==> inputs of v6 <==
// scr_search
module scr_search(clk,rst,start,R_fixed,angle1,adder,error,X,Y,done
    );
clock: 12.0 ns
lec_check: 0
abc_area: 1
cap_margin: 20
cell_pad_in_sites_global_placement: 2
core_margin: 2
core_utilization: 16
cts_cluster_diameter: 282
cts_cluster_size: 98
place_density_lb_addon: 0.3
setup_slack_margin: 1.68
slew_margin: 20
tns_end_percent: 10
run.sh (not shown) runs the stock make flow with config.mk's settings and CLKGATE_MAP_FILE=.
==> v21 (differences from v6) <==
Settings changed: ABC_AREA 1 to default, CELL_PAD_IN_SITES_GLOBAL_PLACEMENT 2 to default, CORE_UTILIZATION 16 to 27, CTS_CLUSTER_DIAMETER 282 to default, CTS_CLUSTER_SIZE 98 to default, PLACE_DENSITY from default to 0.45, PLACE_DENSITY_LB_ADDON 0.3 to default, SETUP_SLACK_MARGIN 1.68 to default, TNS_END_PERCENT 10 to default.
==> flow/constraint.sdc (replaced) <==
create_clock -name core_clock -period 11.3 [get_ports {clk}]
set_input_delay 2.2600 -clock core_clock [delete_from_list [all_inputs] [get_ports {clk}]]
set_output_delay 2.2600 -clock core_clock [all_outputs]
set_load 0.01 [all_outputs]
==> v10 (differences from v6) <==
Settings changed: ABC_AREA 1 to default, CELL_PAD_IN_SITES_GLOBAL_PLACEMENT 2 to default, CORE_UTILIZATION 16 to 60, CTS_CLUSTER_DIAMETER 282 to 398, PLACE_DENSITY from default to 0.45, PLACE_DENSITY_LB_ADDON 0.3 to default, SETUP_SLACK_MARGIN 1.68 to default, TNS_END_PERCENT 10 to default.
==> flow/constraint.sdc (replaced) <==
create_clock -name core_clock -period 6.41 [get_ports {clk}]
set_input_delay 1.2820 -clock core_clock [delete_from_list [all_inputs] [get_ports {clk}]]
set_output_delay 1.2820 -clock core_clock [all_outputs]
set_load 0.01 [all_outputs]
==> v2 (differences from v6) <==
Settings changed: ABC_AREA 1 to default, CELL_PAD_IN_SITES_GLOBAL_PLACEMENT 2 to default, CORE_UTILIZATION 16 to 25, CTS_CLUSTER_DIAMETER 282 to default, CTS_CLUSTER_SIZE 98 to default, PLACE_DENSITY from default to 0.45, PLACE_DENSITY_LB_ADDON 0.3 to default, SETUP_SLACK_MARGIN 1.68 to default, TNS_END_PERCENT 10 to default.
==> flow/constraint.sdc (replaced) <==
create_clock -name core_clock -period 11.3 [get_ports {clk}]
set_input_delay 2.2600 -clock core_clock [delete_from_list [all_inputs] [get_ports {clk}]]
set_output_delay 2.2600 -clock core_clock [all_outputs]
set_load 0.01 [all_outputs]
==> qor summary <==
metric	v10	v21	v2	v6
Worst Slack Setup Final	-	421 ps	821 ps	3050 ps
Die area	0.0211 mm2	0.0460 mm2	0.0497 mm2	0.0741 mm2
Switching share of power	-	56.5%	56.4%	55.0%
Reg2Reg Capture Point	-	X[0]$_SDFFCE_PN0P_	temp_tan[2]$_SDFFCE_PN1P_	Y[1]$_SDFFCE_PN0P_
DRC	-	0	0	0
Combined area of all synthesized cells	0.0120 mm2	0.0120 mm2	0.0120 mm2	0.0115 mm2
CP bufs+invs	-	4	5	5
Startpoint of the most critical hold path	-	done$_SDFFE_PP0P_	done$_SDFFE_PP0P_	done$_SDFFE_PP0P_
Status	stopped before the end	complete, no violations	complete, no violations	complete, no violations
Failing step	global routing	-	-	-
Clock-pin transition on the worst setup and hold timing paths	-	60 ps	60 ps	60 ps
Cell depth of the worst setup path	-	34	34	38
Leakage dissipation	-	5.46 nW	5.48 nW	8.04 nW
Clock network fraction of total power	-	7.1%	7.2%	12.0%
Startpoint kind of the worst setup timing path	-	flip-flop	flip-flop	flip-flop
Cell internal pwr	-	0.000884 W	0.000872 W	0.000583 W
Fraction of the core area covered by cells at the end of the flow	-	31.4%	29.2%	18.7%
Maximum achievable frequency	-	91.9 MHz	95.4 MHz	112 MHz
Hold path endpoint	-	done$_SDFFE_PP0P_	done$_SDFFE_PP0P_	done$_SDFFE_PP0P_
Compound-gate portion of the synthesized area	35.5%	35.5%	35.5%	7.36%
Psw	-	0.00115 W	0.00113 W	0.000711 W

==> trial 3: inputs <==
scr_search again, from the RTL that the note above started with.
// scr_search
module scr_search(clk,rst,start,R_fixed,angle1,adder,error,X,Y,done
    );
clock: 6.3 ns
lec_check: 0
abc_area: 1
cap_margin: 20
core_margin: 2
core_utilization: 39
place_density: 0.45
setup_slack_margin: 1.75
slew_margin: 20
tns_end_percent: 10
==> trial 86: changes against trial 3 <==
==> flow/config.mk (replaced) <==
export PLATFORM = sky130hd
export DESIGN_NAME = scr_search
export DESIGN_NICKNAME = scr_search
export VERILOG_FILES = /design/flow/design.v
export SDC_FILE = /design/flow/constraint.sdc
export NUM_CORES = 4
export LEC_CHECK = 0
export CAP_MARGIN = 20
export CORE_MARGIN = 2
export CORE_UTILIZATION = 58
export SLEW_MARGIN = 20
==> flow/constraint.sdc (replaced) <==
create_clock -name core_clock -period 8.15 [get_ports {clk}]
set_input_delay 1.6300 -clock core_clock [delete_from_list [all_inputs] [get_ports {clk}]]
set_output_delay 1.6300 -clock core_clock [all_outputs]
set_load 0.01 [all_outputs]
==> trial 65: changes against trial 3 <==
==> flow/config.mk (replaced) <==
export PLATFORM = sky130hd
export DESIGN_NAME = scr_search
export DESIGN_NICKNAME = scr_search
export VERILOG_FILES = /design/flow/design.v
export SDC_FILE = /design/flow/constraint.sdc
export NUM_CORES = 4
export LEC_CHECK = 0
export CAP_MARGIN = 20
export CORE_MARGIN = 2
export CORE_UTILIZATION = 48
export HOLD_SLACK_MARGIN = 0.29
export SETUP_SLACK_MARGIN = 1.82
export SLEW_MARGIN = 20
==> flow/constraint.sdc (replaced) <==
create_clock -name core_clock -period 6.35 [get_ports {clk}]
set_input_delay 1.2700 -clock core_clock [delete_from_list [all_inputs] [get_ports {clk}]]
set_output_delay 1.2700 -clock core_clock [all_outputs]
set_load 0.01 [all_outputs]
==> qor summary <==
quantity	trial 86	trial 3	trial 65
Vertical die size	147.7 um	175.8 um	161.9 um
Result of the run	did not finish	failed layout checks	did not finish
Stage where the flow stopped	5_1_grt	-	5_1_grt
Layout check failures	-	setup timing	-
Cts repair resizes	103	166	136
Cell count after placement	2411	3210	2671
Most numerous cell in the Yosys netlist	sky130_fd_sc_hd__nor2_1	sky130_fd_sc_hd__nand2_1	sky130_fd_sc_hd__nor2_1
Total core area	20230 um2	28860 um2	24390 um2
Mux frac, synth	0.01913	0	0.01913
Placement-stage cell area	15780 um2	17780 um2	17580 um2
Post-synth top area share	0.1003	0.2132	0.1003
Setup fix buffers added after clock tree synthesis	43	40	18
Xor+xnor area frac	0.02822	0.01902	0.02822
Synthesized netlist net count	1905	2279	1905
Core Density at Floorplan	0.5916	0.3990	0.4908
RePlAce Congestion	1.530	1.297	1.414
Die boundary width	147.7 um	175.8 um	161.9 um
Average footprint of a synthesized cell	6.681 um2	5.316 um2	6.681 um2
Post-synthesis cell area	11970 um2	11510 um2	11970 um2
Cell taking the most area after synthesis	sky130_fd_sc_hd__edfxtp_1	sky130_fd_sc_hd__nand2_1	sky130_fd_sc_hd__edfxtp_1
Row Count	52	62	57
Post-synthesis simple-gate area fraction	0.3363	0.5930	0.3363
Sequential fraction of the synthesis area	0.1037	0.1078	0.1037
Synth Area in Compound Gates	0.3555	0.07356	0.3555
Gate count after technology mapping	1792	2166	1792
Power is estimated from default activity; no workload was simulated.
